Design CS, start of the top module:
module CS(clk, reset, X, Y);
	input clk, reset; 
	input [7:0] X;
	output [9:0] Y;
	reg [9:0] X1,X2, X3, X4, X5, X6, X7, X8, X9;
	wire[9:0] avg_w;
	reg [9:0] avg;
	reg [9:0] appr;
	wire[9:0] Y_keep_w;
	reg [9:0] Y;
	reg [12:0] avg_dividend;
	reg [12:0] Y_dividend;
	reg [12:0] total_num;
	reg [9:0] least;
	wire [12:0] avg_dis = 13'd9;
	wire [12:0] Y_dis = 13'd8;
	always @(negedge clk) begin
		if(reset) begin
			X1 <= 0; X2 <= 0; X3 <= 0; X4 <= 0; X5 <= 0; X6 <= 0; X7 <= 0; X8 <= 0; X9 <= 0;
			avg_dividend <= 0;
			total_num <= 0;
		end  
		else begin 
			if (total_num < 9)
				total_num <= total_num + 1;
			X1 <= X2;
			X2 <= X3;
			X3 <= X4;
			X4 <= X5;
			X5 <= X6;
			X6 <= X7;
			X7 <= X8;
			X8 <= X9;
			X9 <= X;
			avg_dividend <= X2+X3+X4+X5+X6+X7+X8+X9+X; 	
		end  
	end  
	calc c1(avg_dividend, avg_dis, avg_w);
	always @(*) begin
		avg = avg_w;
		appr = X1;
		least = 1000;
  ...
For scale: about 2,000 cells after synthesis, roughly 110 flip-flops, roughly 20 I/O pins, roughly 16,000 um2 of cells after synthesis.
Settings: LEC_CHECK=0, CAP_MARGIN=20, CELL_PAD_IN_SITES_GLOBAL_PLACEMENT=0, CORE_MARGIN=2, CORE_UTILIZATION=72, CTS_CLUSTER_SIZE=66, GPL_ROUTABILITY_DRIVEN=0, HOLD_SLACK_MARGIN=-0.06, MAX_ROUTING_LAYER=met4, PLACE_DENSITY_LB_ADDON=0.04, SETUP_SLACK_MARGIN=1.73, SLEW_MARGIN=20, TNS_END_PERCENT=60; clock period 63.8 ns.
run.sh (not shown) runs the stock make flow with config.mk's settings and CLKGATE_MAP_FILE=.
The baseline did not get past global routing (5_1_grt) with GRT-0232.
Edit:
- CELL_PAD_IN_SITES_DETAIL_PLACEMENT: unset -> 2
- CELL_PAD_IN_SITES_GLOBAL_PLACEMENT: 0 -> 2
- CORE_UTILIZATION: 72 -> 71
- CTS_CLUSTER_DIAMETER: unset -> 127
- CTS_CLUSTER_SIZE: 66 -> 43
- GPL_TIMING_DRIVEN: unset -> 0
- HOLD_SLACK_MARGIN: -0.06 -> unset
- PLACE_DENSITY_LB_ADDON: 0.04 -> 0.21
- SETUP_SLACK_MARGIN: 1.73 -> 5.0
The changed run failed in global placement without I/O (3_1_place_gp_skip_io).
Die size rises by 1.4%.
Synthesized cell count stays the same.
Area after synthesis is unchanged.
Edit:
- CELL_PAD_IN_SITES_DETAIL_PLACEMENT: 2 -> unset
- CELL_PAD_IN_SITES_GLOBAL_PLACEMENT: 2 -> 0
- CORE_UTILIZATION: 71 -> 72
- CTS_CLUSTER_DIAMETER: 127 -> unset
- CTS_CLUSTER_SIZE: 43 -> 66
- GPL_TIMING_DRIVEN: 0 -> unset
- HOLD_SLACK_MARGIN: unset -> -0.09
- PLACE_DENSITY_LB_ADDON: 0.21 -> 0.04
- SETUP_SLACK_MARGIN: 5.0 -> 1.87
After rerunning: The changed run did not get past global routing (5_1_grt). Die size went down by 1.3%. Area after synthesis is unchanged. Synthesized cell count does not change.


The RTL this note starts from:
==> flow/design.v <==
module CS(clk, reset, X, Y);
	input clk, reset; 
	input [7:0] X;
	output [9:0] Y;
	reg [9:0] X1,X2, X3, X4, X5, X6, X7, X8, X9;
	wire[9:0] avg_w;
	reg [9:0] avg;
	reg [9:0] appr;
	wire[9:0] Y_keep_w;
	reg [9:0] Y;
	reg [12:0] avg_dividend;
	reg [12:0] Y_dividend;
	reg [12:0] total_num;
	reg [9:0] least;
	wire [12:0] avg_dis = 13'd9;
	wire [12:0] Y_dis = 13'd8;
	always @(negedge clk) begin
		if(reset) begin
			X1 <= 0; X2 <= 0; X3 <= 0; X4 <= 0; X5 <= 0; X6 <= 0; X7 <= 0; X8 <= 0; X9 <= 0;
			avg_dividend <= 0;
			total_num <= 0;
		end  
		else begin 
			if (total_num < 9)
				total_num <= total_num + 1;
			X1 <= X2;
			X2 <= X3;
			X3 <= X4;
			X4 <= X5;
			X5 <= X6;
			X6 <= X7;
			X7 <= X8;
			X8 <= X9;
			X9 <= X;
			avg_dividend <= X2+X3+X4+X5+X6+X7+X8+X9+X; 	
		end  
	end  
	calc c1(avg_dividend, avg_dis, avg_w);
	always @(*) begin
		avg = avg_w;
		appr = X1;
		least = 1000;
		if( (avg >= X1) && (avg - X1) < least) begin
			appr = X1;
			least = avg - X1;
		end
		if(avg >= X2 && (avg - X2) < least) begin
			appr = X2;
			least = avg - X2;
		end
		if(avg >= X3 && (avg - X3) < least) begin
			appr = X3;
			least = avg - X3;
		end
		if(avg >= X4 && (avg - X4) < least) begin
			appr = X4;
			least = avg - X4;
		end
		if(avg >= X5 && (avg - X5) < least) begin
			appr = X5;
			least = avg - X5;
		end
		if(avg >= X6 && (avg - X6) < least) begin
			appr = X6;
			least = avg - X6;
		end
		if(avg >= X7 && (avg - X7) < least) begin
			appr = X7;
			least = avg - X7;
		end
		if(avg >= X8 && (avg - X8) < least) begin
			appr = X8;
			least = avg - X8;
		end
		if(avg >= X9 && (avg - X9) < least) begin
			appr = X9;
			least = avg - X9;
		end
		Y_dividend = avg_dividend + avg_dis*appr;
	end  
	calc c2(Y_dividend, Y_dis, Y_keep_w);	
	always @(posedge clk) begin
		if (total_num >= 9)
			Y <= Y_keep_w;
	end 
endmodule
module  calc
    #(parameter width=13)   
	(dividend, divisor, merchant);
	input [width-1:0]       dividend;   
	input [width-1:0]       divisor;   
	output [width-1:0]      merchant;   
	reg [width-1:0]     	temp_dividend;  
	reg [width-1:0]      	temp_divisor;  
	reg [2*width-1:0]    	temp_did;
	reg [2*width-1:0]   	temp_dis;
	reg [width-1:0]      	merchant;   
	reg [width-1:0]      	remainder;   
	integer 		i;
    always @(*) begin
		temp_dividend = dividend;
		temp_divisor = divisor;	
	end
    always @(*) begin
		temp_did = {{width{1'b0}}, temp_dividend};
		temp_dis = {temp_divisor, {width{1'b0}}};
		for(i = 0; i < width; i = i +1) begin
			temp_did = temp_did << 1;
			if(temp_did >= temp_dis) 
				temp_did = temp_did - temp_dis + 1'b1;
			else 
				temp_did = temp_did;
		end  
		merchant = temp_did[width-1:0];
		remainder = temp_did[width*2-1: width];
	end  
endmodule
Settings: LEC_CHECK=0, ABC_AREA=1, CAP_MARGIN=20, CELL_PAD_IN_SITES_GLOBAL_PLACEMENT=3, CORE_MARGIN=5, CORE_UTILIZATION=41, CTS_CLUSTER_DIAMETER=157, CTS_CLUSTER_SIZE=98, GPL_ROUTABILITY_DRIVEN=0, HOLD_SLACK_MARGIN=0.3, MAX_ROUTING_LAYER=met4, PLACE_DENSITY_LB_ADDON=0.04, SETUP_SLACK_MARGIN=-1.89, SLEW_MARGIN=20, TNS_END_PERCENT=5; clock period 63.8 ns.
Then changed:
==> flow/config.mk (replaced) <==
export PLATFORM = sky130hd
export DESIGN_NAME = CS
export DESIGN_NICKNAME = CS
export VERILOG_FILES = /design/flow/design.v
export SDC_FILE = /design/flow/constraint.sdc
export NUM_CORES = 4
export LEC_CHECK = 0
export CAP_MARGIN = 20
export CELL_PAD_IN_SITES_GLOBAL_PLACEMENT = 0
export CORE_MARGIN = 2
export CORE_UTILIZATION = 72
export CTS_CLUSTER_SIZE = 66
export GPL_ROUTABILITY_DRIVEN = 0
export HOLD_SLACK_MARGIN = -0.08
export MAX_ROUTING_LAYER = met4
export PLACE_DENSITY_LB_ADDON = 0.04
export SETUP_SLACK_MARGIN = 1.97
export SLEW_MARGIN = 20
export TNS_END_PERCENT = 60
Now the flow died in global routing.
Area after synthesis increases by 2.2%.
Die area decreases by about 44%.
Synthesized cell count decreases by about 15%.
Then changed:
--- a/flow/config.mk
+++ b/flow/config.mk
@@ -7,0 +8 @@
+export ABC_AREA = 1
@@ -10,3 +11,5 @@
-export CORE_MARGIN = 2
-export CORE_UTILIZATION = 72
-export CTS_CLUSTER_SIZE = 66
+export CORE_ASPECT_RATIO = 0.5
+export CORE_MARGIN = 5
+export CORE_UTILIZATION = 57
+export CTS_CLUSTER_DIAMETER = 157
+export CTS_CLUSTER_SIZE = 98
@@ -14 +16,0 @@
-export HOLD_SLACK_MARGIN = -0.08
@@ -17 +19 @@
-export SETUP_SLACK_MARGIN = 1.97
+export SETUP_SLACK_MARGIN = -1.89
@@ -19 +21 @@
-export TNS_END_PERCENT = 60
+export TNS_END_PERCENT = 40
This time the run finished clean.
Area after synthesis drops by a few percent.
Die area climbs by a quarter to a third.
Synthesized cell count climbs by about a fifth.
